$ cat flow/config.mk
export PLATFORM = sky130hd
export DESIGN_NAME = my_chip
export DESIGN_NICKNAME = my_chip
export VERILOG_FILES = /design/flow/design.v
export SDC_FILE = /design/flow/constraint.sdc
export NUM_CORES = 4
export LEC_CHECK = 0
export CAP_MARGIN = 20
export CORE_MARGIN = 2
export CORE_UTILIZATION = 72
export SETUP_SLACK_MARGIN = 0.58
export SLEW_MARGIN = 20
$ cat flow/constraint.sdc
create_clock -name core_clock -period 2.93 [get_ports {clock}]
set_input_delay 0.5860 -clock core_clock [delete_from_list [all_inputs] [get_ports {clock}]]
set_output_delay 0.5860 -clock core_clock [all_outputs]
set_load 0.01 [all_outputs]
$ cat flow/design.v
module huff_encoder (
	clk,
	reset,
	io_in,
	io_out
);
	input wire clk;
	input wire reset;
	input wire [11:0] io_in;
	output reg [11:0] io_out;
	reg [23:0] data_in;
	reg [8:0] freq_in;
	reg [1:0] count;
	reg [3:0] odd_idx;
	reg [3:0] even_idx;
	wire [56:0] initial_node;
	reg [2:0] state;
	reg [19:0] huff_tree [0:5];
	reg [56:0] in_huff_tree;
	reg [2:0] in_pad;
	wire [2:0] out_pad;
	wire [75:0] out_huff_tree;
	wire [18:0] merged_node;
	reg [8:0] encoded_value;
	reg [8:0] encoded_mask;
	reg done;
	reg [14:0] character;
	reg [2:0] encoded_value_h [0:5];
	reg [2:0] a;
	reg [2:0] b;
	reg [2:0] c;
	reg [2:0] encoded_value_l;
	reg [2:0] encoded_value_r;
	reg is_n_odd;
	freq_calc freq_calc_ins(
		.data_in(data_in),
		.freq_in(freq_in),
		.node(initial_node)
	);
	node_sorter node_sorter_ins(
		.clk(clk),
		.input_node(in_huff_tree[0+:57]),
		.input_pad(in_pad),
		.output_node(out_huff_tree[19+:57]),
		.output_pad(out_pad)
	);
	assign out_huff_tree[0+:19] = 19'b0;
	merge_nodes merge_nodes_ins(
		.min_node(out_huff_tree[57+:19]),
		.second_min_node(out_huff_tree[38+:19]),
		.merged_node(merged_node)
	);
	always @(posedge clk) begin : huffman_enc
		if (reset) begin
			state <= 3'b001;
			a <= 3'd0;
			b <= 3'b000;
			c <= 3'b000;
			done = 'b0;
			in_pad <= 3'b000;
			begin : sv2v_autoblock_1
				reg signed [31:0] i;
				for (i = 0; i < 3; i = i + 1)
					begin
						encoded_value[(2 - i) * 3+:3] = 'b0;
						encoded_mask[(2 - i) * 3+:3] = 'b0;
						in_huff_tree[((2 - i) * 19) + 18-:5] <= 'b0;
						in_huff_tree[((2 - i) * 19) + 13-:3] <= 'b0;
						in_huff_tree[((2 - i) * 19) + 10] <= 'b0;
						in_huff_tree[((2 - i) * 19) + 9-:5] <= 'b0;
						in_huff_tree[((2 - i) * 19) + 4-:5] <= 'b0;
						character[(2 - i) * 5+:5] = 'b0;
					end
			end
			begin : sv2v_autoblock_2
				reg signed [31:0] i;
				for (i = 0; i < 6; i = i + 1)
					begin
						encoded_value_h[i] = 'b0;
						huff_tree[i][19-:5] = 'b0;
						huff_tree[i][14] = 1'b0;
						huff_tree[i][3-:2] = 'b0;
						huff_tree[i][13-:5] = 'b0;
						huff_tree[i][8-:5] = 'b0;
						huff_tree[i][1-:2] = 'b0;
					end
			end
			encoded_value_l = 'b0;
			encoded_value_r = 'b0;
		end
		else
			case (state)
				3'b001: begin
					done = 'b0;
					io_out <= 'b0;
					a <= 'b0;
					b <= 'b0;
					if (io_in[11] == 1'b1) begin
						if (c < 3) begin
							data_in[(2 - c) * 8+:8] <= io_in[7:0];
							freq_in[(2 - c) * 3+:3] <= io_in[10:8];
						end
						c <= c + 1'b1;
					end
					state <= (c == 3 ? 3'b010 : 3'b001);
				end
				3'b010: begin
					count = 3;
					begin : sv2v_autoblock_3
						reg signed [31:0] i;
						for (i = 0; i < 3; i = i + 1)
							in_huff_tree[(2 - i) * 19+:19] <= initial_node[(2 - i) * 19+:19];
					end
					in_pad <= 3'b000;
					state <= 3'b011;
				end
				3'b011: state <= 3'b100;
				3'b100: begin
					in_huff_tree[38+:19] <= merged_node;
					in_huff_tree[0+:38] <= out_huff_tree[0+:38];
					in_pad <= {out_pad[2] | out_pad[1], out_pad[0], 1'b1};
					count = count - 1'b1;
					even_idx = count << 1'b1;
					odd_idx = even_idx + 1'b1;
					huff_tree[even_idx][19-:5] = out_huff_tree[75-:5];
					huff_tree[odd_idx][19-:5] = out_huff_tree[56-:5];
					huff_tree[even_idx][14] = out_huff_tree[67];
					huff_tree[odd_idx][14] = out_huff_tree[48];
					huff_tree[even_idx][13-:5] = out_huff_tree[66-:5];
					huff_tree[odd_idx][13-:5] = out_huff_tree[47-:5];
					huff_tree[even_idx][8-:5] = out_huff_tree[61-:5];
					huff_tree[odd_idx][8-:5] = out_huff_tree[42-:5];
					huff_tree[1][19-:5] = out_huff_tree[75-:5];
					huff_tree[1][14] = out_huff_tree[67];
					huff_tree[1][13-:5] = out_huff_tree[66-:5];
					huff_tree[1][8-:5] = out_huff_tree[61-:5];
					if (!(count[0] | count[1]))
						state <= 3'b101;
					else
						state <= 3'b011;
				end
				3'b101: begin
					begin : sv2v_autoblock_4
						reg signed [31:0] l;
						for (l = 5; l > 1; l = l - 1)
							begin : sv2v_autoblock_5
								reg signed [31:0] n;
								for (n = 1; n < 6; n = n + 1)
									if ((huff_tree[n][14] == 'b0) && ((huff_tree[n][13-:5] == huff_tree[l][19-:5]) || (huff_tree[n][8-:5] == huff_tree[l][19-:5])))
										huff_tree[l][3-:2] = n;
							end
					end
					begin : sv2v_autoblock_6
						reg signed [31:0] n;
						for (n = 2; n < 6; n = n + 1)
							huff_tree[n][1-:2] = huff_tree[huff_tree[n][3-:2]][1-:2] + 1'b1;
					end
					state <= 3'b110;
				end
				3'b110: begin
					begin : sv2v_autoblock_7
						reg signed [31:0] n;
						for (n = 2; n < 6; n = n + 1)
							begin
								encoded_value_l = encoded_value_h[huff_tree[n][3-:2]] << 1'b1;
								encoded_value_r = (encoded_value_h[huff_tree[n][3-:2]] << 1'b1) | 1'b1;
								is_n_odd = n[0];
								if (huff_tree[n][3-:2] != 1'b1)
									encoded_value_h[n] = (is_n_odd ? encoded_value_r : encoded_value_l);
								else if (huff_tree[n][3-:2] == 1'b1)
									encoded_value_h[n][0] = (is_n_odd ? 1'b1 : 1'b0);
							end
					end
					begin : sv2v_autoblock_8
						integer i;
						for (i = 0; i <= 2; i = i + 1)
							begin : sv2v_autoblock_9
								reg signed [31:0] n;
								for (n = 1; n < 6; n = n + 1)
									if ((huff_tree[n][19-:5] == data_in[((2 - i) * 8) + 3-:4]) && (huff_tree[n][14] == 'b1)) begin
										encoded_mask[(2 - i) * 3+:3] = (1'b1 << huff_tree[n][1-:2]) - 1'b1;
										encoded_value[(2 - i) * 3+:3] = encoded_value_h[n];
										character[(2 - i) * 5+:5] = huff_tree[n][19-:5];
									end
							end
					end
					state <= 3'b111;
				end
				3'b111: begin
					c <= 'b0;
					done = 1'b1;
					io_out[8:0] <= (b[0] == 1'b0 ? {done, 3'b011, (a > 2 ? 5'b00000 : character[(2 - a) * 5+:5])} : {done, 2'b00, encoded_mask[(2 - a) * 3+:3], encoded_value[(2 - a) * 3+:3]});
					b <= b + 1'b1;
					a <= (b[0] == 1'b1 ? a + 1 : a);
					state <= (a > 2 ? 3'b001 : 3'b111);
				end
				default: state <= 3'b001;
			endcase
	end
endmodule
module freq_calc (
	data_in,
	freq_in,
	node
);
	input wire [23:0] data_in;
	input wire [8:0] freq_in;
	output reg [56:0] node;
	always @(*) begin : sv2v_autoblock_1
		reg signed [31:0] i;
		for (i = 0; i < 3; i = i + 1)
			begin
				node[((2 - i) * 19) + 18-:5] = data_in[(2 - i) * 8+:8];
				node[((2 - i) * 19) + 13-:3] = freq_in[(2 - i) * 3+:3];
				node[((2 - i) * 19) + 9-:5] = 'b0;
				node[((2 - i) * 19) + 4-:5] = 'b0;
				node[((2 - i) * 19) + 10] = 1'b1;
			end
	end
endmodule
module node_sorter (
	clk,
	input_node,
	input_pad,
	output_node,
	output_pad
);
	input wire clk;
	input wire [56:0] input_node;
	input wire [2:0] input_pad;
	output reg [56:0] output_node;
	output reg [2:0] output_pad;
	reg [18:0] temp_node;
	reg [56:0] sort_tmp;
	reg [2:0] pad_tmp;
	always @(posedge clk) begin
		begin : sv2v_autoblock_1
			reg signed [31:0] i;
			for (i = 0; i < 3; i = i + 1)
				sort_tmp = input_node;
		end
		pad_tmp = input_pad;
		begin : sv2v_autoblock_2
			reg signed [31:0] j;
			for (j = 0; j < 2; j = j + 1)
				begin : sv2v_autoblock_3
					reg signed [31:0] k;
					for (k = 0; k < 2; k = k + 1)
						if (!(pad_tmp[2 - k] | pad_tmp[2 - (k + 1)]) && (((sort_tmp[((2 - k) * 19) + 13-:3] == sort_tmp[((2 - (k + 1)) * 19) + 13-:3]) && (sort_tmp[((2 - k) * 19) + 18-:5] > sort_tmp[((2 - (k + 1)) * 19) + 18-:5])) || (sort_tmp[((2 - k) * 19) + 13-:3] > sort_tmp[((2 - (k + 1)) * 19) + 13-:3]))) begin
							temp_node = sort_tmp[(2 - k) * 19+:19];
							sort_tmp[(2 - k) * 19+:19] = sort_tmp[(2 - (k + 1)) * 19+:19];
							sort_tmp[(2 - (k + 1)) * 19+:19] = temp_node;
							pad_tmp[2 - k] = 1'b0;
							pad_tmp[2 - (k + 1)] = 1'b0;
						end
				end
		end
		output_node <= sort_tmp;
		output_pad <= pad_tmp;
	end
endmodule
module merge_nodes (
	min_node,
	second_min_node,
	merged_node
);
	input wire [18:0] min_node;
	input wire [18:0] second_min_node;
	output wire [18:0] merged_node;
	assign merged_node[18-:5] = min_node[18-:5] + second_min_node[18-:5];
	assign merged_node[13-:3] = min_node[13-:3] + second_min_node[13-:3];
	assign merged_node[9-:5] = min_node[18-:5];
	assign merged_node[4-:5] = second_min_node[18-:5];
	assign merged_node[10] = 1'b0;
endmodule
`default_nettype none
module my_chip (
    input logic [11:0] io_in,  
    output logic [11:0] io_out,  
    input logic clock,
    input logic reset  
);
    huff_encoder DUT(.clk(clock), .reset(reset), .io_in(io_in), .io_out(io_out));  
endmodule
$ cat flow/run.sh
#!/bin/bash
# the make line also repeats each setting of config.mk as NAME=value (left out here)
make -C /OpenROAD-flow-scripts/flow DESIGN_CONFIG=/design/flow/config.mk WORK_HOME=/design/flow/orfs CLKGATE_MAP_FILE= finish
==> COMMIT_EDITMSG, run 1 <==
Refresh implementation metrics

- Largest cells by area after synthesis: dfxtp_1 (27%), xor2_1 (6.5%), mux2i_1 (6.3%), xnor2_1 (5.6%), edfxtp_1 (5.3%)
- For reference, compound AND-OR and OR-AND cells occupy 18.5% of the area reported after synthesis.
* Top logic family: AND-OR/OR-AND gates
* Sinks on the clock net: 296
* Leading register cell type out of synthesis: dfxtp_1
- Post-synthesis cell count from yosys: 2288
* Post-CTS Hold Fix Bufs: 0
- After synthesis the cells add up to 19100 µm².
* Chip Height: 167 µm
- Half-perimeter wire length after placement: 41.2 mm
* List of most frequent post-synthesis cells: dfxtp_1 (262), nand2_1 (243), nor2_1 (203)
* Parity-gate share of the synthesized area counting xor and xnor cells: 12.1%
- Pre-placement core utilization: 73.2%
* Number of placement rows: 59
- Largest area contributor in the synthesized netlist: dfxtp_1
- Mux contribution to synthesized area: 9.41%
* Chip area in the Yosys report: 19100 µm²
- Total CTS buffers: 30
- Of all flip-flops after synthesis, the portion carrying an async set or reset was 0%.
- Counting flops with a built-in enable in the synthesized netlist gives 34.
- Yosys top cell by instances: dfxtp_1
- Final RePlAce weighted congestion: 0.987
- Post-Synthesis Cells: 2288
* Post-synthesis sequential area ratio: 32.8%
- Yosys reports that the leading cell type by area covers 27.5% of the netlist area.
* Exit stage: 5_1_grt
* Overall overflow remaining after global route: 1221
- Tool error message: [ERROR GRT-0232] Routing congestion too high. Check the congestion heatmap in the GUI.
* Area of the core: 26100 µm²
* Number of warnings printed during yosys synthesis: 5
- Maximum clock insertion buffer count: 3
* Synthesized-area fraction occupied by and/or/nand/nor cells: 16.0%
* H-tree level count: 1
- Root Driver: clkbuf_16
- Mean post-synth cell area: 8.34 µm²
* Total global routing track utilization: 96.9%
- The die is 167 µm wide.
- According to the I/O placement log, the pin count is 26.
- Area fraction in full adders, half adders and majority gates: 4.92%
* Chip footprint: 27800 µm²
- The run stopped with a tool error.
* Count of unique library cells instantiated by Yosys: 80
- In this run the tool buffered the top-level ports with 18 buffer cells.
* #FFs+latches synth: 296
## through the flow
| stage | hold WS (ns) | area, µm² | setup TNS, ns | worst slack, ns | cells |
|---|---|---|---|---|---|
| 3_5_place_dp | 0.430 | 21300 | -214.40 | -4.06 | 2670 |
| 4_1_cts | 0.345 | 23400 | -202.64 | -3.82 | 2757 |
| 2_1_floorplan | 0.414 | 19900 | -200.06 | -3.92 | 2291 |
| 3_3_place_gp | 0.423 | 21300 | -192.87 | -3.72 | 2670 |
## routing by layer
metal / overflow / global-route usage (%)
met5: 13 / 54.3
met4: 423 / 109
met3: 41 / 83.8
met2: 726 / 111
met1: 18 / 92.2
## repair_timing
action,in CTS
setup endpoints to repair,126
buffers inserted,28
gates cloned,3
pin swaps,83
gates resized,141
==> inputs of run 2 (changes only) <==
Settings changed: ABC_AREA set to 1, PLACE_DENSITY set to 0.37, SETUP_SLACK_MARGIN 0.58 to -0.07.
Clock period 2.93 ns to 5.53 ns, I/O delays scaled along.
==> COMMIT_EDITMSG, run 2 <==
Refresh implementation metrics

* Run status: complete, but fails checks
- Layout Check Fails: setup timing
- Data required time at the worst endpoint: 5.98 ns
* Parity-gate share of the synthesized area counting xor and xnor cells: 5.67%
* Buffers and inverters on the worst path: 6
- The most critical setup path has its startpoint at DUT.in_huff_tree[34].
- Per STA, the worst path accumulates the most delay in the family AND-OR/OR-AND gates.
* Post-placement worst setup slack: -0.301 ns
- TritonRoute output was used to compute an average wire per cell of 22.6 µm.
* Achievable frequency: 153 MHz
* Tally of buffers added on design ports: 18
- Clock Pin Slew Worst Setup and Hold Paths: 0.07 ns
- The path with the worst hold slack has its endpoint at DUT.node_sorter_ins.output_pad[2].
- Number of antenna violations at the first check in global routing: 0
- Lkg Pwr: 8.99 nW
- Sinks on the clock net: 296
- The share of total power dissipated in sequential elements is 28.3%.
- The OpenROAD report gives the critical path a data arrival time of 6.99 ns.
* Largest cells by area after synthesis: dfxtp_1 (27%), nand2_1 (12%), o21ai_0 (9.1%), edfxtp_1 (5.3%), inv_1 (5.2%)
- In this run, the synthesized area fraction spent on and/or/nand/nor cells is recorded as 22.1%.
- Psw: 3.67 mW
- Setup repair after global routing could not meet its margin everywhere.
- Yosys top cell by instances: nand2_1
- Starting DRC count in detailed routing: 4295
* Power Sequential: 2.47 mW
- The repair_antennas step left the layout with diodes totalling 0.
- Final RePlAce weighted congestion: 1.04
* Chip footprint: 27900 µm²
- I/O pin count: 26
- #FFs+latches synth: 296
* Post-DR vias/cell: 6.97
* Switching part of the total power: 42.0%
- Post-synthesis cell count from yosys: 2775
- Chip Height: 167 µm
- Peak supply drop: 1.70 mV
- According to the timing report, the critical path is captured at DUT.node_sorter_ins.output_node[29].
- In this run the layout overhead on the synthesized area is reported as 9.80%.
* Die x size: 167 µm
- Number of routed nets with antenna violations: 0
- After synthesis, flip-flops and latches occupy 32.8% of the total area.
- Final Net Count: 2811
- Combinational power share: 47.4%
- Number of warnings printed during yosys synthesis: 5
* Total CTS buffers: 30
- Dominant power group: combinational logic
- Final worst path period need: 6.54 ns
- Ranked by instance count, the synthesized netlist is headed by nand2_1 (617), o21ai_0 (347), inv_1 (263).
* Share of Yosys cell area claimed by the top area cell type: 27.4%
* Critical Path Start Type: flop
* Area fraction in full adders, half adders and majority gates: 4.91%
* Largest fanout on the critical path: 9
* Max-Slew Margin vs Limit: 20.1%
- The clock network consumes a total of 2.12 mW.
- Post-layout period usage of the worst path: 118%
- Leading register cell type out of synthesis: dfxtp_1
* Critical Path Slowest Stage Cell: o21ai_0
- The region available for standard cell placement spans 26100 µm².
- Maximum number of pins on one net before global-route repair: 61
* Maximum clock insertion buffer count: 3
- Wire length of the first global-routing pass: 97.0 mm
- Pins over their slew limit in the final report were tallied at 0.
- Source-to-sink clock delay at the later pin of the worst-skew pair: 0.60 ns
- Slew of the pin with the lowest slew margin: 1.20 ns
- The worst setup path is captured at a flop.
- H-tree level count: 1
* Total negative setup slack: -27.62 ns
- Top logic family: AND-OR/OR-AND gates
- Warnings raised by the tools during the run amount to 40.
- Per the synth stats, the proportion of register bits with asynchronous set or reset is 0%.
* Pre-placement core utilization: 73.4%
- Per the timing report, the most critical flop-to-flop path originates at DUT.in_huff_tree[34].
* Hold Crit Class: reg -> reg
* Flop2flop setup slack: -1.01 ns
- Slowest cell delay on critical path: 0.43 ns
- Overall via count from detail_route: 21474
- In the synthesis report, Yosys lists the chip area as 19100 µm².
* Post-Synthesis Cells: 2775
* Netlist Area Pre-Place: 19100 µm²
* Post-synth EDFFs: 34
- Post-route clock skew: 0.0401 ns
- Summing the areas of all compound-gate instances in the mapped netlist gives 23.9% of the synthesized area.
- The clock network is responsible for 24.3% of the overall power.
- Number of optimization iterations in the first detailed-route pass: 9
- Cell count of the worst reg-to-reg path: 34
- The report puts the hold buffer count at CTS at 0.
- Total Power: 8.74 mW
- Largest area contributor in the synthesized netlist: dfxtp_1
* Mux contribution to synthesized area: 0.111%
- CTS placed an instance of clkbuf_16 at the clock tree root.
* Count of endpoints failing hold in the final timing report: 0
* Final setup fails: 38
- Cell-internal power: 5.07 mW
- Total global routing track utilization: 42.6%
- Total combinational power: 4.15 mW
* Overall overflow remaining after global route: 0
* DRC Markers: 0
* Half-perimeter wire length after placement: 42.1 mm
* Post-route setup slack: -1.01 ns
* Count of unique library cells instantiated by Yosys: 61
- Worst setup path category: reg -> reg
- Number of placement rows: 59
- Via count of the first global-routing pass: 18663
- The STA report counts the stages on the worst setup path as 34.
* Max capacitance violation total: 0
* Total Routed Length: 69.8 mm
- Total power density per cell area: 417 nW/µm²
- Endpoint of the worst-slack reg-to-reg timing path: DUT.node_sorter_ins.output_node[29]
* Worst hold slack across all endpoints: 0.386 ns
- Hold-critical path depth: 0
- Clock tree from TritonCTS: built
- Mean post-synth cell area: 6.89 µm²
* Launch point of the worst hold path: DUT.in_pad[2]
==> run 2: per-layer routing <==
layer	GRT usage (%)	share of wire (%)	wire (µm)	vias to the layer above
met2	67.1	43	30000	1914
met1	55.9	35	24600	9718
li1	-	-	-	9275
met4	19.3	7.7	5400	0
met3	9.58	14	9860	567
met5	0	0	0	-
==> run 2: repair_timing <==
item | in CTS | in global routing
buffers inserted | 0 | 9
pin swaps | 1 | 32
resized | 11 | 141
gates cloned | 1 | 5
endpoints found under the hold margin | 0 | 0
endpoints found under the setup margin | 38 | 43
==> run 2: layout make-up <==
| type | count | area (µm²) |
|---|---|---|
| well taps | 335 | 419 |
| repair inverters | 1 | 7.51 |
| fillers | 1759 | 5070 |
| clock buffers | 47 | 885 |
| clock inverters | 8 | 115 |
| flip-flops and latches | 296 | 6270 |
| repair buffers | 95 | 883 |
| inverters | 294 | 1130 |
| multi-input cells | 2007 | 11300 |
==> run 2: metrics by stage <==
stage / cell area [µm²] / utilization [%] / std cells
final: 21000 / 80.5 / 3083
after detailed placement: 19400 / 74.3 / 3013
after global routing: 21000 / 80.5 / 3083
after floorplan: 19100 / - / 2778
after CTS: 20400 / 78.2 / 3069
after global placement: 19400 / 74.3 / 3013
==> inputs of run 3 (changes only) <==
Settings changed: ABC_AREA 1 to unset, CORE_UTILIZATION 72 to 65, CTS_CLUSTER_DIAMETER set to 200, PLACE_DENSITY 0.37 to unset, SETUP_SLACK_MARGIN -0.07 to -0.84.
Clock period 5.53 ns to 8.74 ns, I/O delays scaled along.
==> COMMIT_EDITMSG, run 3 <==
Refresh implementation metrics

* Run status: complete, no violations
* Critical Path Slowest Stage Cell: a41oi_1
- For this run, the register share of the synthesized area comes to 32.8%.
- Worst hold slack across all endpoints: 0.370 ns
* Number of optimization iterations in the first detailed-route pass: 6
- Psw: 1.30 mW
- Reg power frac: 37.2%
- The via count of the first global-routing pass came to 15665.
- Before any placement, the netlist area is recorded as 19100 µm².
- In the power breakdown, the internal column shows 2.79 mW.
- Setup repair bufs after CTS: 0
- The required time at the worst endpoint is listed as 9.14 ns.
- Chip area in the Yosys report: 19100 µm²
- CTS added clock buffers totalling 35.
* WHS Endpoint: DUT.node_sorter_ins.output_pad[0]
- Post-detailed-route wirelength per cell: 20.3 µm
* Combinational power share: 26.9%
* Total number of cells along the worst setup path: 35
* Largest fanout on the critical path: 13
* Slowest cell delay on critical path: 0.60 ns
- Based on the critical path, the design can be clocked at up to 121 MHz.
- The final timing report lists a hold violation count of 0.
* Largest cells by area after synthesis: dfxtp_1 (27%), xor2_1 (6.5%), mux2i_1 (6.3%), xnor2_1 (5.6%), edfxtp_1 (5.3%)
- The script reports the combined buffer and inverter count of the critical path as 3.
- For this run, the number of standard cells in the final layout without fillers is 2582.
- Synthesized-area fraction occupied by and/or/nand/nor cells: 16.0%
- Counting along the longest clock path gives a buffer depth of 3.
* Chip Height: 175 µm
* Ys async rst share: 0%
- Per the run report, area growth between synthesis and finish was 6.75%.
- After synthesis, the largest area contributor takes up 27.5% of total cell area.
- Kind of cell with the highest combined delay on the critical path: AND-OR/OR-AND gates
- Max capacitance violation total: 0
* Number of resized instances in the post-cts repair step: 0
* Ant. Diodes: 0
- H-tree level count: 2
- After layout, the worst path uses 94.8% of the clock period.
- Total Power: 4.09 mW
- The final route contains 16430 vias.
* #FFs+latches synth: 296
- Termination of the worst setup path: DUT.node_sorter_ins.output_node[4]
* Number of antenna violations at the first check in global routing: 0
- Arrival time at the worst endpoint: 8.68 ns
- Clk. pwr: 1.47 mW
- Post-Synthesis Cells: 2288
* Maximum number of pins on one net before global-route repair: 100
- Final non-filler cell area: 20400 µm²
* List of most frequent post-synthesis cells: dfxtp_1 (262), nand2_1 (243), nor2_1 (203)
- For the worst reg-to-reg path, the endpoint reported by OpenROAD is DUT.node_sorter_ins.output_node[4].
- Count of unique library cells instantiated by Yosys: 80
* Slew of the pin with the lowest slew margin: 1.16 ns
- The first global-routing pass estimated 83.6 mm of wire.
- Cell mode on critical path: o21a_1
* Critical Path Start Type: flop
- Post-synthesis cell count from yosys: 2288
* Peak supply drop: 0.414 mV
* Largest area contributor in the synthesized netlist: dfxtp_1
* Area of the core: 28800 µm²
* Total combinational power: 1.10 mW
* Launch point of the worst hold path: DUT.in_pad[0]
* Tally of OpenROAD warnings: 39
- Of the post-synthesis cell area, the part taken by muxes is 9.41%.
* Starting DRC count in detailed routing: 1709
- The initialized floorplan defines 62 standard-cell rows.
* Hold Crit Class: reg -> reg
* Number of routed nets with antenna violations: 0
- Post-synth EDFFs: 34
* Lkg Pwr: 8.36 nW
- The clock net in this run drives a total of 296 sinks.
- Parity-gate share of the synthesized area counting xor and xnor cells: 12.1%
- The tree is rooted in a clkbuf_16.
- In this run switching power makes up 31.7% of total power.
- Clock Pin Slew Worst Setup and Hold Paths: 0.06 ns
- According to the floorplan report, the die width is 175 µm.
- Flop2flop setup slack: 0.46 ns
- The critical path starts at DUT.in_huff_tree[34].
- I/O pin count: 26
* Final count of pins violating max slew: 0
- Grouping non-sequential cells by family puts the most area in AND-OR/OR-AND gates.
- Area fraction in full adders, half adders and majority gates: 4.92%
- RePlAce ended its routability-driven mode at a weighted congestion of 0.918.
- Clock latency on the worst-skew pair, taken at its later pin, is 0.53 ns.
- Max-Slew Margin vs Limit: 22.7%
- The number of cells on the worst hold path is listed as 0.
- Number of warnings printed during yosys synthesis: 5
- Final Net Count: 2259
- Total Routed Length: 52.4 mm
* Clock tree from TritonCTS: built
- Buffers inserted to repair hold after CTS numbered 0.
* Yosys top cell by instances: dfxtp_1
- The end-of-flow timing check tallies setup violations at 0.
* Total placed cells including tap cells: 2520
- Pre-placement core utilization: 66.3%
* Startpoint of the lowest-slack register-to-register path: DUT.in_huff_tree[34]
* Dominant power group: registers
* Total power density per cell area: 201 nW/µm²
- Half-perimeter wire length after placement: 36.0 mm
- Tally of buffers added on design ports: 18
- The worst register-to-register path depth is 35.
- The power report lists the sequential group at 1.52 mW.
- The worst setup path is captured at a flop.
- After detailed routing, the number of vias per cell comes to 6.36.
- Subtracting the final worst setup slack from the clock period gives 8.28 ns.
- Proportion of power drawn by the clock network: 36.0%
- Post-route clock skew: 0.0249 ns
- For reference, the post-synthesis area per instance comes to 8.34 µm².
- The most used flip-flop cell after synthesis is dfxtp_1.
* Worst setup path category: reg -> reg
- Chip footprint: 30700 µm²
- The routed layout reports a DRC error count of 0.
- Summing all placed instances gives a cell area of 19200 µm².
- The global route stage reports its total congestion overflow as 0.
- Total global-route track usage over all layers is 33.7%.
- Post-Synth AOI/OAI Area: 18.5%
## run 3: metal layers
layer,up-vias,GRT usage [%],routed length [µm]
li1,7766,-,-
met5,-,0,0
met1,7842,46.1,22900
met3,150,4.76,3660
met4,0,12.5,1930
met2,672,54.2,23900
## run 3: through the flow
stage	setup TNS (ns)	util [%]	setup slack, ns
after floorplan	0	-	0.609
after global routing	-1.65	70.8	-0.0860
after global placement	0	66.7	0.759
final	0	70.8	0.458
after CTS	0	70.8	0.582
after detailed placement	0	66.7	0.589
## run 3: layout make-up
cell class                 instances  area (µm²)
multi-input combinational       1706       11700
fill                            2306        8410
sequential                       296        6270
clock buffer                      46         957
timing repair buffer              61         500
tap                              384         480
inverter                          73         274
clock inverter                    16         204
==> inputs of run 4 (changes only) <==
Settings changed: ABC_AREA set to 1, CORE_UTILIZATION 65 to 72, CTS_CLUSTER_DIAMETER 200 to unset, CTS_CLUSTER_SIZE set to 74, PLACE_DENSITY set to 0.35, SETUP_SLACK_MARGIN -0.84 to -0.49.
Clock period 8.74 ns to 6.18 ns, I/O delays scaled along.
==> COMMIT_EDITMSG, run 4 <==
Refresh implementation metrics

* Data required time at the worst endpoint: 6.64 ns
- The report shows a maximum critical-path fanout of 32.
- Mux contribution to synthesized area: 0.111%
* Post-layout period usage of the worst path: 105%
- After Yosys synthesis, and, or, nand and nor cells account for 22.1% of the synthesized area.
- Final RePlAce weighted congestion: 1.05
- Largest cells by area after synthesis: dfxtp_1 (27%), nand2_1 (12%), o21ai_0 (9.1%), edfxtp_1 (5.3%), inv_1 (5.2%)
- Switching power as a fraction of the total was reported as 39.4%.
- The pre-antenna-repair detailed-routing pass consisted of 7 iterations.
- After detailed routing, the average wire length per cell comes to 20.6 µm.
* Tally of buffers added on design ports: 18
* Achievable frequency: 155 MHz
* Die x size: 167 µm
* Root Driver: clkbuf_16
- The most critical setup path has its endpoint at DUT.node_sorter_ins.output_node[21].
* Arrival time at the worst endpoint: 6.92 ns
* Post-Synth AOI/OAI Area: 23.9%
* Leading register cell type out of synthesis: dfxtp_1
- For this design the top-level I/O count stands at 26.
- Clock tree from TritonCTS: built
- Hold-critical path depth: 0
- Total global-route track usage over all layers is 42.3%.
* List of most frequent post-synthesis cells: nand2_1 (617), o21ai_0 (347), inv_1 (263)
- Starting DRC count in detailed routing: 3089
* Netlist Area Pre-Place: 19100 µm²
- The synthesized design spends more area on one cell type than any other, namely dfxtp_1.
* Count of endpoints failing hold in the final timing report: 0
* Count of unique library cells instantiated by Yosys: 61
- Of the total synthesized cell area, the portion taken by XOR and XNOR cells is 5.67%.
- Slew of the pin with the lowest slew margin: 1.13 ns
- Psw: 2.48 mW
- Half-perimeter wire length after placement: 42.0 mm
- Peak supply drop: 1.53 mV
- The tree built by TritonCTS fans out to 296 sinks.
- Critical Path Slowest Stage Cell: ha_1
- Flop2flop setup slack: -0.28 ns
- Chip area in the Yosys report: 19100 µm²
- In the CTS report, the clock slew at the register clock pins of the worst setup and hold paths is listed as 0.07 ns.
- Wire length of the first global-routing pass: 96.0 mm
- Number of warnings printed during yosys synthesis: 5
- For reference, the top logic cell family by area is AND-OR/OR-AND gates.
- For the worst flop-to-flop path, the logic depth is 37.
- Number of antenna violations at the first check in global routing: 0
- H-tree level count: 1
- Of the synthesized area, sequential elements account for 32.8%.
* Synth-to-Final Area Change: 5.46%
- Per the layout area report, the register area comes to 6270 µm².
- Proportion of power drawn by the clock network: 29.4%
- Filler cell count in the final layout: 1939
- The worst setup path is of the reg -> reg kind.
- Leaving out buffers and inverters, the combinational logic in the layout accounts for 10900 µm².
- Once the floorplan was initialized, standard cells occupied 73.4% of the core.
- Buffers inserted to repair hold after CTS numbered 0.
- Yosys top cell by instances: nand2_1
* Placed cell areas: 19000 µm²
* Mean post-synth cell area: 6.89 µm²
* Post-synthesis cell count from yosys: 2775
- Clk. pwr: 1.85 mW
- Per the GRT congestion report, total overflow comes to 0.
- Broken down by cell family, the worst path's largest delay share belongs to AND-OR/OR-AND gates.
- Internal power comes to 3.81 mW.
- Total number of cells along the worst setup path: 37
- The script logs the ratio of routed vias to standard cells as 6.67.
- In the post-route report, total wirelength is listed as 62.5 mm.
- Final non-filler cell area: 20200 µm²
- After detailed routing, the number of remaining DRC violations is 0.
- Endpoint of the worst-slack reg-to-reg timing path: DUT.node_sorter_ins.output_node[21]
- The launch point of the worst min-delay path is recorded as DUT.in_pad[2].
- The clock reaches the later pin of the worst-skew pair after 0.59 ns.
- Number of routed nets with antenna violations: 0
- For the sequential group, total power comes out at 2.22 mW.
* Total power density per cell area: 312 nW/µm²
- Maximum clock insertion buffer count: 3
- Maximum number of pins on one net before global-route repair: 74
- Post-route setup slack: -0.281 ns
* Run status: complete, but fails checks
- Chip footprint: 27900 µm²
- Headroom to the max-slew limit came out at 24.4%.
* Setup crit end kind: flop
* Buffers and inverters on the worst path: 6
- Area fraction in full adders, half adders and majority gates: 4.91%
- A clean result was blocked by setup timing.
* Ys async rst share: 0%
- Combinational power for this build is 2.22 mW.
- Total CTS buffers: 31
- Across the routed clock network, the largest skew measured is 0.0148 ns.
- Area of the core: 26100 µm²
* Final setup fails: 38
- The final max-slew violation count recorded for this run is 0.
* Chip Height: 167 µm
- Tally of OpenROAD warnings: 39
* Share of Yosys cell area claimed by the top area cell type: 27.4%
* Post-placement worst setup slack: -0.353 ns
- Sequential cells burn 35.3% of the power.
* Slowest cell delay on critical path: 0.34 ns
- The endpoint of the worst hold path is reported as DUT.node_sorter_ins.output_pad[2].
* Final Net Count: 2765
* Overall via count from detail_route: 20252
- Via count of the first global-routing pass: 18589
- STA lists the startpoint of the worst register-to-register path as DUT.in_huff_tree[37].
- Startpoint of the most critical setup path: DUT.in_huff_tree[37]
- Post-Synthesis Cells: 2775
- In this run the core area contains 59 standard-cell rows.
* Lkg Pwr: 8.63 nW
- The synthesized design contains 296 register bits.
* Post-synth EDFFs: 34
* Final worst path period need: 6.46 ns
- Of all power groups, the one with the highest power is registers.
- Max capacitance violation total: 0
- Combinational logic is responsible for 35.3% of the overall power.
- For this run, the script counts the antenna cells in the layout as 0.
* Hold Crit Class: reg -> reg
- Critical Path Start Type: flop
run 4: per-layer routing:
layer | routed length [µm] | GRT usage (%) | vias up | share of wire, %
met5 | 0 | 0 | - | 0
met4 | 3810 | 21.6 | 0 | 6.1
met3 | 8320 | 9.01 | 359 | 13
met2 | 27100 | 65.9 | 1588 | 43
met1 | 23200 | 55.6 | 9143 | 37
li1 | - | - | 9162 | -
run 4: cell type report:
cell class | instances | share of cell area [%]
inverter | 294 | 5.53
sequential | 296 | 31.1
clock inverter | 18 | 0.825
multi-input combinational | 2008 | 54.3
tap | 335 | 2.08
timing repair buffer | 47 | 2.05
clock buffer | 38 | 4.08
timing repair inverter | 1 | 0.0372
run 4: per-stage QoR:
stage	cells	setup TNS (ns)	total power [mW]	hold slack, ns	util [%]
3_3_place_gp	2974	0	4.09	0.357	73.0
6_report	3037	-7.77	6.29	0.377	77.4
4_1_cts	3030	-11.39	6.03	0.377	76.8
3_5_place_dp	2974	-11.39	4.20	0.369	73.0
5_1_grt	3037	-24.90	6.55	0.378	77.4
2_1_floorplan	2778	0	3.62	0.388	-
run 4: what timing repair did:
item,CTS,global route
setup endpoints to repair,0,38
gates resized,0,39
buffers inserted,0,5
==> inputs of run 5 (changes only) <==
Settings changed: CTS_CLUSTER_DIAMETER set to 224, CTS_CLUSTER_SIZE 74 to unset, PLACE_DENSITY 0.35 to unset, SETUP_SLACK_MARGIN -0.49 to unset.
Clock period 6.18 ns to 6.21 ns, I/O delays scaled along.
==> COMMIT_EDITMSG, run 5 <==
Refresh implementation metrics

* Half-perimeter wire length after placement: 41.6 mm
- The stage logs contain a warning count of 39.
- FF/Latch Area: 6270 µm²
- Total power density per cell area: 351 nW/µm²
- Signal nets in the final route climb as high as met4.
- In this design, the critical path's most frequently occurring cell is nand2_1.
- H-tree level count: 1
* Lkg Pwr: 8.80 nW
- Total number of cells along the worst setup path: 35
* Combinational power share: 41.7%
- The run reported a max-capacitance violation count of 0.
- Total combinational power: 3.02 mW
- Run status: complete, but fails checks
- After detailed routing, the total wire length is 65.5 mm.
- Starting DRC count in detailed routing: 3669
* Filler cell count in the final layout: 1902
* Metal1 wirelength: 23.7 mm
* Pre-placement core utilization: 73.4%
- The cell-mix breakdown from Yosys lists the simple-gate area share as 22.1%.
* Largest fanout on the critical path: 8
- Hold Crit Class: reg -> reg
- Using the TritonRoute via totals, the vias-per-cell ratio works out to 6.81.
* Mean post-synth cell area: 6.89 µm²
- WHS Endpoint: DUT.node_sorter_ins.output_pad[2]
- After synthesis the cells add up to 19100 µm².
* Slowest cell delay on critical path: 0.52 ns
- Routability-driven placement finished with a final weighted congestion of 0.995.
* Parity-gate share of the synthesized area counting xor and xnor cells: 5.67%
- The highest supply drop recorded on VDD is 1.67 mV.
- Entering global routing, the biggest net connects 65 pins.
- Switching power as a fraction of the total was reported as 39.9%.
- Routed met2 length: 28.1 mm
* Routed wire length on met3: 9.26 mm
- Data required time at the worst endpoint: 6.65 ns
- Buffers and inverters on the worst path: 10
- After technology mapping, the gate count stands at 2775.
- In this run, the synthesized area fraction spent on AND-OR/OR-AND gates is recorded as 23.9%.
- For the worst setup path, the data arrival time is 7.05 ns.
- Critical Path Start Type: flop
- Per the hold report, the tightest min-delay path originates at DUT.in_pad[2].
- Along the worst hold path, the cell count comes to 0.
- List of most frequent post-synthesis cells: nand2_1 (617), o21ai_0 (347), inv_1 (263)
- Wire length of the first global-routing pass: 95.6 mm
- Layout Check Fails: setup timing
- Termination of the worst setup path: DUT.node_sorter_ins.output_node[15]
* Proportion of power drawn by the clock network: 27.8%
- Final worst path period need: 6.61 ns
- Dominant power group: combinational logic
- Summing the areas of all fa, ha and maj instances in the mapped netlist gives 4.91% of the synthesized area.
* Top logic family: AND-OR/OR-AND gates
* Yosys top cell by instances: nand2_1
- Number of warnings printed during yosys synthesis: 5
- The cell type that accounts for the most area after synthesis is dfxtp_1.
* Number of placement rows: 59
* Final count of pins violating max slew: 0
- DRC Markers: 0
- Cell-internal power: 4.35 mW
- Cell count of the worst reg-to-reg path: 35
- Once routing completed, OpenROAD measured the worst setup slack at -0.399 ns.
- Dividing the detail-routed wire length by the instance count gives 21.5 µm.
* Startpoint of the most critical setup path: DUT.in_huff_tree[31]
- Total Power: 7.23 mW
- Maximum clock insertion buffer count: 3
- #FFs+latches synth: 296
* Chip footprint: 27900 µm²
- Count of unique library cells instantiated by Yosys: 61
* Ant. Diodes: 0
- Total CTS buffers: 31
- Flop2flop setup slack: -0.40 ns
- For reference, the final report shows the hold violation count at 0.
- For this run, the total global-route usage over all layers was measured as 42.0%.
- Clock tree from TritonCTS: built
* Overall via count from detail_route: 20782
- Critical Path Slowest Stage Cell: o21ai_0
- Chip area in the Yosys report: 19100 µm²
- Final setup fails: 6
* Achievable frequency: 151 MHz
- The floorplan step defined a core boundary enclosing 26100 µm².
* Die x size: 167 µm
- Sinks on the clock net: 296
* Overall overflow remaining after global route: 0
- Number of optimization iterations in the first detailed-route pass: 8
- Tally of buffers added on design ports: 18
* Power Sequential: 2.21 mW
- Final Net Count: 2780
- For this run, the leading register cell type out of synthesis is dfxtp_1.
- Sequential cells burn 30.5% of the power.
- Post-synthesis cell count from yosys: 2775
- Per STA, the worst path accumulates the most delay in the family AND-OR/OR-AND gates.
* Clock Pin Slew Worst Setup and Hold Paths: 0.08 ns
- Worst setup path category: reg -> reg
* Multi-input logic area: 11100 µm²
- STA lists the endpoint of the worst register-to-register path as DUT.node_sorter_ins.output_node[15].
* Clk. pwr: 2.01 mW
* Post-layout util: 79.1%
* Total negative setup slack: -0.524 ns
- The synthesized design contains 34 enable-type register cells.
- In this run the layout overhead on the synthesized area is reported as 7.80%.
* Post-layout period usage of the worst path: 106%
- The worst setup path is captured at a flop.
- The tree is rooted in a clkbuf_16.
- Mux contribution to synthesized area: 0.111%
* Post-CTS Hold Fix Bufs: 0
- I/O pin count: 26
- Post-placement worst setup slack: -0.130 ns
- The worst pin sits at a relative slew slack of 22.6%.
- After synthesis, the share of flip-flops with an asynchronous set or reset is 0%.
- Measured along the y axis, the die boundary spans 167 µm.
- Source-to-sink clock delay at the later pin of the worst-skew pair: 0.61 ns
* Slew of the pin with the lowest slew margin: 1.16 ns
* Via count of the first global-routing pass: 18434
- By area the synthesized netlist is led by dfxtp_1 (27%), nand2_1 (12%), o21ai_0 (9.1%), edfxtp_1 (5.3%), inv_1 (5.2%).
* Share of Yosys cell area claimed by the top area cell type: 27.4%
* Psw: 2.88 mW
- Post-synthesis sequential area ratio: 32.8%
* Number of antenna violations at the first check in global routing: 0
* Post-route clock skew: 0.0190 ns
- Number of routed nets with antenna violations: 0
* Startpoint of the lowest-slack register-to-register path: DUT.in_huff_tree[31]
## run 5: layout make-up
cell class,count,area share (%)
clock buffers,42,4.37
clock inverters,14,0.832
repair buffers,61,2.98
multi-input cells,2008,53.8
repair inverters,2,0.0729
inverters,294,5.47
flip-flops and latches,296,30.4
well taps,335,2.03
## run 5: what timing repair did
item | 4_1_cts | 5_1_grt
resized | 6 | 83
cloned | 0 | 7
pin swaps | 0 | 17
endpoints found under the setup margin | 36 | 38
buffers inserted | 3 | 11
## run 5: per-stage QoR
stage,area (µm²),hold WS [ns],std cells
detailed placement,19000,0.365,2974
CTS,20100,0.377,3033
global placement,19000,0.357,2974
finish,20600,0.378,3052
floorplan,19100,0.388,2778
global route,20600,0.380,3052
## run 5: routing by layer
metal | track usage (%) | up-vias
met1 | 55.7 | 9370
met4 | 18.9 | 0
met2 | 65.5 | 1755
li1 | - | 9214
met3 | 9.84 | 443
met5 | 0 | -
==> inputs of run 6 (changes only) <==
Settings changed: ABC_AREA 1 to 0, CAP_MARGIN 20 to 15, CELL_PAD_IN_SITES_GLOBAL_PLACEMENT set to 0, CORE_ASPECT_RATIO set to 1.01, CORE_MARGIN 2 to 9, CORE_UTILIZATION 72 to 51, CTS_CLUSTER_DIAMETER 224 to 387, MAX_ROUTING_LAYER set to met5, MIN_ROUTING_LAYER set to met1, PLACE_DENSITY_LB_ADDON set to 0.04, SETUP_SLACK_MARGIN set to 0.26, SLEW_MARGIN 20 to 40.
Clock period 6.21 ns to 15.6 ns, I/O delays scaled along.
==> COMMIT_EDITMSG, run 6 <==
Refresh implementation metrics

- Total global-route track usage over all layers is 23.8%.
* #FFs+latches synth: 296
- Global routing finished with a remaining overflow of 0.
- Registers take 6270 µm².
- Post-synth EDFFs: 34
* Post-detailed-route wirelength per cell: 20.3 µm
- The worst register-to-register path ends at DUT.node_sorter_ins.output_node[18].
- The flow reported a cell area power density of 113 nW/µm².
- Final setup fails: 0
- Slowest cell delay on critical path: 0.66 ns
- After Yosys synthesis, XOR and XNOR cells account for 12.1% of the synthesized area.
- Cell-internal power: 1.54 mW
* Hold Crit Class: reg -> reg
* Die x size: 210 µm
- Number of antenna violations at the first check in global routing: 0
- The biggest area contributor in the post-synthesis netlist is dfxtp_1.
- Filler cell count in the final layout: 3395
- Summing the sequential cell areas from Yosys gives 32.8% of the chip area.
* Final RePlAce weighted congestion: 0.896
* Slew of the pin with the lowest slew margin: 0.857 ns
- Ant. Diodes: 0
- In this run the static leakage power is 8.33 nW.
- Total number of cells along the worst setup path: 36
- Number of optimization iterations in the first detailed-route pass: 7
- Switching part of the total power: 33.2%
- Number of routed nets with antenna violations: 0
- Sequential cells consume a total of 854 µW.
- Of the post-synthesis cell area, the dominant cell type holds 27.5%.
- In the synthesized netlist the dominant register cell turns out to be dfxtp_1.
* Dominant power group: registers
- Looking at the reg2reg group, the worst path starts from DUT.in_huff_tree[34].
- Setup repair bufs after CTS: 0
* List of most frequent post-synthesis cells: dfxtp_1 (262), nand2_1 (243), nor2_1 (203)
* Peak supply drop: 0.291 mV
- Cell count of the worst reg-to-reg path: 36
* DRC Markers: 0
* Launch point of the worst hold path: DUT.in_pad[0]
- Setup repair after global routing left no endpoint under its margin.
- Combinational power share: 26.9%
- The via count of the first global-routing pass was 15203.
* Final count of pins violating max slew: 0
- Mux contribution to synthesized area: 9.41%
* Proportion of power drawn by the clock network: 36.1%
- Chip area in the Yosys report: 19100 µm²
* Tally of OpenROAD warnings: 37
- Synthesized-area fraction occupied by and/or/nand/nor cells: 16.0%
- Final worst path period need: 9.16 ns
- Reg power frac: 37.0%
* Termination of the worst setup path: DUT.node_sorter_ins.output_node[18]
- Number of resized instances in the post-cts repair step: 0
- After layout, the setup clock skew is reported as 0.0217 ns.
- In this run the tool buffered the top-level ports with 18 buffer cells.
- In the floorplan report the effective utilization is 52.1%.
* Largest fanout on the critical path: 46
* H-tree level count: 2
- For reference, compound AND-OR and OR-AND cells occupy 18.5% of the area reported after synthesis.
- Buffers and inverters on the worst path: 3
- Arrival time at the worst endpoint: 9.65 ns
- Ys async rst share: 0%
* Count of endpoints failing hold in the final timing report: 0
- Synth-to-Final Area Change: 7.15%
- Post-CTS Hold Fix Bufs: 0
* Total combinational power: 620 µW
- Netlist Area Pre-Place: 19100 µm²
* Startpoint of the most critical setup path: DUT.in_huff_tree[34]
- Flop2flop setup slack: 6.44 ns
* Clk. pwr: 832 µW
- Area fraction in full adders, half adders and majority gates: 4.92%
* WHS Endpoint: DUT.node_sorter_ins.output_pad[0]
* Number of warnings printed during yosys synthesis: 5
* Number of placement rows: 70
- Maximum number of pins on one net before global-route repair: 61
* Total Power: 2.31 mW
- Total negative setup slack: 0 ns
- Post-synthesis cell count from yosys: 2288
* Max capacitance violation total: 0
- According to the timing report, the data required time at the worst endpoint equals 16.09 ns.
- Half-perimeter wire length after placement: 37.5 mm
- Critical Path Slowest Stage Cell: a41o_1
- Count of unique library cells instantiated by Yosys: 80
- The power report puts the net switching power at 766 µW.
- Run status: complete, no violations
* Clock tree from TritonCTS: built
- Source-to-sink clock delay at the later pin of the worst-skew pair: 0.56 ns
- Per the CTS log, the buffer count on the longest clock path is 3.
- The worst setup path is launched from a flop.
- Max-Slew Margin vs Limit: 42.8%
* Starting DRC count in detailed routing: 1304
* Mean post-synth cell area: 8.34 µm²
* Wire length of the first global-routing pass: 85.5 mm
- For this design the top-level I/O count stands at 26.
- Sinks on the clock net: 296
* Top logic family: AND-OR/OR-AND gates
- After detailed routing, the number of vias per cell comes to 6.03.
- Area of the core: 36600 µm²
* Post-layout period usage of the worst path: 58.7%
- The worst hold path was traced through 0 stages.
* Chip Height: 212 µm
- The cell family contributing the most delay on the critical path is AND-OR/OR-AND gates.
- Setup crit end kind: flop
- Multi-input logic area: 11700 µm²
* Chip footprint: 44700 µm²
* Total CTS buffers: 36
* Clock Pin Slew Worst Setup and Hold Paths: 0.06 ns
- The tree is rooted in a clkbuf_16.
- Among all cell types in the netlist, the one instantiated most often is dfxtp_1.
- Final Net Count: 2253
- Static timing analysis puts the maximum clock frequency at 109 MHz.
- Cell mode on critical path: o21a_1
- Total Routed Length: 54.1 mm
- After technology mapping, the gate count stands at 2288.
* Worst setup path category: reg -> reg
* Overall via count from detail_route: 16043
* Largest cells by area after synthesis: dfxtp_1 (27%), xor2_1 (6.5%), mux2i_1 (6.3%), xnor2_1 (5.6%), edfxtp_1 (5.3%)
run 6: layout make-up:
class / instances / area share, %
repair buffers: 54 / 2.19
flip-flops and latches: 296 / 30.7
inverters: 73 / 1.34
clock buffers: 49 / 4.84
clock inverters: 14 / 0.789
well taps: 468 / 2.86
multi-input cells: 1706 / 57.3
run 6: metrics by stage:
| stage | area (µm²) | util, % | hold slack (ns) | setup slack, ns | std cells |
|---|---|---|---|---|---|
| after floorplan | 19100 | - | 0.414 | 7.47 | 2291 |
| after global routing | 20400 | 55.9 | 0.377 | 6.01 | 2660 |
| after global placement | 19300 | 52.6 | 0.361 | 6.63 | 2597 |
| final | 20400 | 55.9 | 0.368 | 6.44 | 2660 |
| after CTS | 20400 | 55.8 | 0.371 | 6.47 | 2660 |
| after detailed placement | 19300 | 52.6 | 0.361 | 6.50 | 2597 |
run 6: layer usage:
layer | track usage (%) | part of all wire, % | wire length, µm | vias to the layer above
li1 | - | - | - | 7766
met1 | 31.1 | 46 | 24700 | 7798
met2 | 39.4 | 47 | 25500 | 377
met3 | 3.68 | 4.6 | 2520 | 102
met4 | 8.11 | 2.6 | 1410 | 0
met5 | 0 | 0 | 0 | -
==> inputs of run 7 (changes only) <==
Settings changed: ABC_AREA 0 to unset, CAP_MARGIN 15 to 10, CELL_PAD_IN_SITES_DETAIL_PLACEMENT set to 1, CELL_PAD_IN_SITES_GLOBAL_PLACEMENT 0 to 1, CORE_ASPECT_RATIO 1.01 to 0.82, CORE_MARGIN 9 to 3, CORE_UTILIZATION 51 to 40, CTS_CLUSTER_DIAMETER 387 to 230, GPL_ROUTABILITY_DRIVEN set to 0, GPL_TIMING_DRIVEN set to 1, MAX_ROUTING_LAYER met5 to unset, MIN_ROUTING_LAYER met1 to unset, PLACE_DENSITY_LB_ADDON 0.04 to unset, SETUP_SLACK_MARGIN 0.26 to unset, SLEW_MARGIN 40 to 15, TNS_END_PERCENT set to 30.
Clock period 15.6 ns to 12.0 ns, I/O delays scaled along.
==> COMMIT_EDITMSG, run 7 <==
Refresh implementation metrics

- Looking at the worst setup and hold paths, the clock pins of their registers show a slew of 0.06 ns.
- Leading register cell type out of synthesis: dfxtp_1
* Final worst path period need: 9.49 ns
- List of most frequent post-synthesis cells: dfxtp_1 (262), nand2_1 (243), nor2_1 (203)
- Looking at area per cell type in the netlist, the leader is dfxtp_1.
* Total global routing track utilization: 25.2%
- Post-DR vias/cell: 5.78
- Count of endpoints failing hold in the final timing report: 0
- Final Net Count: 2259
* Source-to-sink clock delay at the later pin of the worst-skew pair: 0.57 ns
- Mux contribution to synthesized area: 9.41%
- Cell count of the worst reg-to-reg path: 36
- Net switching is 33.7% of the power.
- The total area inside the core boundary comes to 46500 µm².
- TritonRoute reported its final design rule violation total as 0.
* Total Power: 3.04 mW
- Before CTS, the worst setup slack after placement is 2.50 ns.
- Looking at the clock tree report, the H-tree level count equals 2.
- Chip footprint: 50400 µm²
- Synth-to-Final Area Change: 8.28%
- Dividing the final minimum period by the clock period gives 79.1%.
- Per the detailed-route log, wirelength across all metal layers totals 63.2 mm.
- Across all checked pins, the minimum headroom to the slew limit is 23.3%.
- Parity-gate share of the synthesized area counting xor and xnor cells: 12.1%
- Post-CTS timing repair inserted 0 buffers for setup.
* Post-detailed-route wirelength per cell: 22.4 µm
- Arrival time at the worst endpoint: 9.99 ns
- Startpoint of the most critical setup path: DUT.in_huff_tree[34]
* Number of resized instances in the post-cts repair step: 0
* Cell mode on critical path: o21a_1
- The via count of the first global-routing pass came to 16926.
* Sinks on the clock net: 296
- In this run the register-to-register setup slack is 2.51 ns.
- For reference, the most critical setup path is categorized as reg -> reg.
* Ys async rst share: 0%
- The post-synth register bit count is 296.
- Once iteration 0 of detailed routing completed, the report listed 926 DRC markers.
- Per the synthesis report, the single largest cell type by area occupies 27.5% of cell area.
* Largest cells by area after synthesis: dfxtp_1 (27%), xor2_1 (6.5%), mux2i_1 (6.3%), xnor2_1 (5.6%), edfxtp_1 (5.3%)
- For reference, the post-synthesis area per instance comes to 8.34 µm².
* Synthesized-area fraction occupied by and/or/nand/nor cells: 16.0%
* Non-Filler Instances: 2820
- Power Sequential: 1.12 mW
- In this run the remaining antenna-violating nets after routing total 0.
- Maximum clock insertion buffer count: 3
* Pre-placement core utilization: 41.1%
- The report lists the number of standard-cell rows as 71.
- Final non-filler cell area: 20700 µm²
* Number of antenna violations at the first check in global routing: 0
- For the worst setup path, the data required time is 12.50 ns.
- Endpoint of the worst-slack reg-to-reg timing path: DUT.node_sorter_ins.output_node[15]
* Post-synthesis cell count from yosys: 2288
* Combinational power share: 26.8%
- The post-placement cell area is 19500 µm².
* Setup crit end kind: flop
- Post-Synth AOI/OAI Area: 18.5%
* Tally of OpenROAD warnings: 38
- Max capacitance violation total: 0
- Post-CTS Hold Fix Bufs: 0
* Root Driver: clkbuf_16
- The largest individual stage delay along the critical path comes from the cell a41o_1.
* Reg power frac: 36.7%
- Wire length of the first global-routing pass: 99.7 mm
* Tally of buffers added on design ports: 18
* Total placed cells including tap cells: 2754
- For reference, full adder, half adder and majority cells occupy 4.92% of the area reported after synthesis.
- Launch point of the worst hold path: DUT.in_pad[0]
- Post-synthesis sequential area ratio: 32.8%
* Final setup fails: 0
* Post-layout util: 44.5%
- The synthesized netlist contains 80 unique library cells.
- Overall via count from detail_route: 16306
- Summed over all cells, the static leakage comes to 8.35 nW.
- RSZ-0062 raised after global routing: false
* Overall overflow remaining after global route: 0
- Hold-critical path depth: 0
- In this run the cell area of the synthesized design comes to 19100 µm².
- Setup slack on the critical path of the routed design comes to 2.51 ns.
* Clock tree from TritonCTS: built
- Entering global routing, the biggest net connects 89 pins.
* Total number of cells along the worst setup path: 36
- Slowest cell delay on critical path: 0.67 ns
- Clk. pwr: 1.11 mW
- The tightest hold path in the finished design has a slack of 0.382 ns.
- In the synthesis report, Yosys lists the chip area as 19100 µm².
- Post-Synthesis Cells: 2288
- Termination of the worst setup path: DUT.node_sorter_ins.output_node[15]
- Per the summary, power density relative to cell area is 147 nW/µm².
- Along the critical path, the tally of buffer and inverter instances is 3.
* Total CTS buffers: 37
- Hold Crit Class: reg -> reg
* Psw: 1.02 mW
- Adding up every negative setup slack in the final design gives 0 ns.
- Chip Height: 204 µm
* Number of warnings printed during yosys synthesis: 5
- WHS Endpoint: DUT.node_sorter_ins.output_pad[0]
- Of all nets on the critical path, the largest fanout is 46.
* Post-synth EDFFs: 34
* Run status: complete, no violations
- The highest supply drop recorded on VDD is 0.201 mV.
* Cell-internal power: 2.01 mW
- Startpoint of the lowest-slack register-to-register path: DUT.in_huff_tree[34]
* Top logic family: AND-OR/OR-AND gates
* Slew of the pin with the lowest slew margin: 1.14 ns
* Critical Path Start Type: flop
- The most frequently used library cell after synthesis is dfxtp_1.
- Die x size: 247 µm
- Proportion of power drawn by the clock network: 36.4%
- Post-route clock skew: 0.0246 ns
* Half-perimeter wire length after placement: 44.2 mm
- Achievable frequency: 105 MHz
- On the critical path the largest part of the delay comes from AND-OR/OR-AND gates.
- In this run the count of I/O pins placed on the die edge is 26.
- Total combinational power: 815 µW
- The largest share of the power goes to registers.
- Number of optimization iterations in the first detailed-route pass: 5
* Final count of pins violating max slew: 0
==> run 7: cell type report <==
class	count	area, µm²
Antenna cell	1	2.50
Clock buffer	49	1010
Clock inverter	16	165
Fill cell	5424	25800
Inverter	73	274
Multi-Input combinational cell	1706	11700
Sequential cell	296	6270
Tap cell	620	776
Timing Repair Buffer	59	485
==> run 7: metal layers <==
| metal | part of all wire (%) | global-route usage, % |
|---|---|---|
| met4 | 1.8 | 5.63 |
| met1 | 50 | 36.1 |
| met2 | 45 | 40.2 |
| met3 | 3.7 | 3.67 |
| met5 | 0 | 0 |
==> inputs of run 8 (changes only) <==
Settings changed: CAP_MARGIN 10 to 20, CELL_PAD_IN_SITES_DETAIL_PLACEMENT 1 to unset, CELL_PAD_IN_SITES_GLOBAL_PLACEMENT 1 to unset, CORE_ASPECT_RATIO 0.82 to unset, CORE_MARGIN 3 to 2, CORE_UTILIZATION 40 to 66, CTS_CLUSTER_DIAMETER 230 to unset, GPL_ROUTABILITY_DRIVEN 0 to unset, GPL_TIMING_DRIVEN 1 to unset, SETUP_SLACK_MARGIN set to 1.94, SLEW_MARGIN 15 to 20, TNS_END_PERCENT 30 to unset.
Clock period 12.0 ns to 7.39 ns, I/O delays scaled along.
==> COMMIT_EDITMSG, run 8 <==
Refresh implementation metrics

- The synthesized netlist devotes 16.0% of its cell area to simple gates.
- In the placement report, post-DP HPWL is listed as 36.0 mm.
- The pin closest to its max-slew limit shows a slew of 1.21 ns.
* Mux contribution to synthesized area: 9.41%
- Clock-pin slew was measured on the worst setup and hold paths at 0.06 ns.
- Hold-critical path depth: 0
* Overall overflow remaining after global route: 0
* Final setup fails: 0
- Parity-gate share of the synthesized area counting xor and xnor cells: 12.1%
- Termination of the worst setup path: DUT.node_sorter_ins.output_node[33]
- In the final layout, the multi-input gates occupy 12300 µm².
* Final non-filler cell area: 21500 µm²
- Largest fanout on the critical path: 7
- #FFs+latches synth: 296
- Largest cells by area after synthesis: dfxtp_1 (27%), xor2_1 (6.5%), mux2i_1 (6.3%), xnor2_1 (5.6%), edfxtp_1 (5.3%)
- Hold Crit Class: reg -> reg
- Reg power frac: 31.1%
- Chip Height: 174 µm
- Arrival time at the worst endpoint: 7.42 ns
- Number of placement rows: 62
- Starting DRC count in detailed routing: 1728
* Post-DR vias/cell: 6.39
- Hold is met by 0.373 ns.
* Critical Path Slowest Stage Cell: mux2_2
- The largest part of the power goes to combinational logic.
- Yosys top cell by instances: dfxtp_1
* Final RePlAce weighted congestion: 0.918
* Total CTS buffers: 34
* Startpoint of the lowest-slack register-to-register path: DUT.in_huff_tree[35]
- Across the VDD grid, the largest voltage drop is 1.07 mV.
- Largest area contributor in the synthesized netlist: dfxtp_1
- Setup crit end kind: flop
- The number of antenna violations at the first check in global routing is 0.
* Chip area in the Yosys report: 19100 µm²
- The floorplan step defined a die boundary enclosing 30300 µm².
* Slowest cell delay on critical path: 0.42 ns
- Post-route clock skew: 0.0137 ns
- Placed cell areas: 19400 µm²
- Area of the core: 28600 µm²
- The design draws 5.78 mW.
- Final Net Count: 2309
* Switching part of the total power: 33.3%
* Achievable frequency: 143 MHz
- CTS reports a maximum clock tree buffer depth of 3.
- For this design the top-level I/O count stands at 26.
* Post-detailed-route wirelength per cell: 20.9 µm
- Tally of OpenROAD warnings: 42
* Count of unique library cells instantiated by Yosys: 80
* Total combinational power: 2.28 mW
- H-tree level count: 2
* Clock tree from TritonCTS: built
- Endpoint of the worst-slack reg-to-reg timing path: DUT.node_sorter_ins.output_node[33]
* Maximum number of pins on one net before global-route repair: 62
* Count of endpoints failing hold in the final timing report: 0
- Wire length of the first global-routing pass: 84.9 mm
* Ant. Diodes: 0
* Psw: 1.92 mW
* Post-synthesis cell count from yosys: 2288
- After layout, the minimum clock period comes to 7.02 ns.
- Worst setup path category: reg -> reg
- Netlist Area Pre-Place: 19100 µm²
* Buffers and inverters on the worst path: 8
- The run finished with no timing, DRC or antenna violations.
- The commonest cells after synthesis are dfxtp_1 (262), nand2_1 (243), nor2_1 (203).
- Total global routing track utilization: 34.5%
* Proportion of power drawn by the clock network: 29.3%
- Measured in cells, the most critical reg-to-reg path has a length of 35.
- Number of warnings printed during yosys synthesis: 5
- The worst path uses 94.9% of the clock period.
- Cell-internal power: 3.85 mW
* Clk. pwr: 1.69 mW
- Critical Path Start Type: flop
* Lkg Pwr: 8.85 nW
- The synthesis run identifies the leading combinational cell family as AND-OR/OR-AND gates.
- Source-to-sink clock delay at the later pin of the worst-skew pair: 0.52 ns
* Overall via count from detail_route: 16821
* Startpoint of the most critical setup path: DUT.in_huff_tree[35]
- The script parses the final routing iteration and logs DRC violations as 0.
- Launch point of the worst hold path: DUT.in_pad[0]
- WHS Endpoint: DUT.node_sorter_ins.output_pad[0]
* Via count of the first global-routing pass: 15997
* Mean post-synth cell area: 8.34 µm²
- RSZ-0062 raised after global routing: true
- In this run, the synthesized area fraction spent on adder and majority cells is recorded as 4.92%.
- In this run the power density over the cells is 269 nW/µm².
- The post-route utilization of the core is recorded as 75.1%.
* Power Sequential: 1.80 mW
* Share of Yosys cell area claimed by the top area cell type: 27.5%
* Synth-to-Final Area Change: 12.6%
* Total number of cells along the worst setup path: 35
- The max-slew check reports its worst relative slack as 19.4%.
- Counting the fill cells in the layout gives 2118.
- Final count of pins violating max slew: 0
- Cell mode on critical path: buf_4
* Leading register cell type out of synthesis: dfxtp_1
* Sinks on the clock net: 296
* Total Routed Length: 54.9 mm
- Die x size: 174 µm
- Post-CTS Hold Fix Bufs: 0
* Ys async rst share: 0%
- Yosys mapped a number of flops with a built-in enable equal to 34.
* Post-Synth AOI/OAI Area: 18.5%
- Tally of buffers added on design ports: 18
- On the critical path the largest part of the delay comes from AND-OR/OR-AND gates.
- The first TritonRoute pass finished after 5 iterations.
* Root Driver: clkbuf_16
- Flop2flop setup slack: 0.37 ns
- Max capacitance violation total: 0
- Total negative setup slack: 0 ns
- Post-Synthesis Cells: 2288
- Post-synthesis sequential area ratio: 32.8%
* Pre-placement core utilization: 66.7%
* Number of routed nets with antenna violations: 0
- FF/Latch Area: 6280 µm²
* Combinational power share: 39.6%
- Data on the critical path is required at its endpoint by 7.80 ns.
-- run 8: repair_timing --
action / 4_1_cts / 5_1_grt
setup buffers: 24 / 12
hold endpoints to repair: 0 / 0
cloned: 1 / 3
gates resized: 51 / 51
endpoints found under the setup margin: 54 / 56
pin swaps: 14 / 37
-- run 8: through the flow --
stage          instances  setup slack [ns]
2_1_floorplan       2291             0.528
3_3_place_gp        2531             0.195
3_5_place_dp        2531             0.102
4_1_cts             2618             0.677
5_1_grt             2633            0.0904
6_report            2633             0.374
-- run 8: final cells by class --
type / count / share of cell area, %
Tap cell: 384 / 2.24
Clock buffer: 43 / 4.30
Inverter: 73 / 1.28
Sequential cell: 296 / 29.2
Clock inverter: 19 / 0.862
Timing Repair Buffer: 112 / 4.74
Multi-Input combinational cell: 1706 / 57.4
-- run 8: layer usage --
metal  track usage [%]  vias to the layer above  wire (µm)
met5                 0                        -          0
met4              11.8                        0       1650
met3              4.13                      128       3660
met2              57.5                      641      26200
met1              46.4                     8172      23400
li1                  -                     7880          -
No activity file was given, so power comes from the tool's default toggle rates.
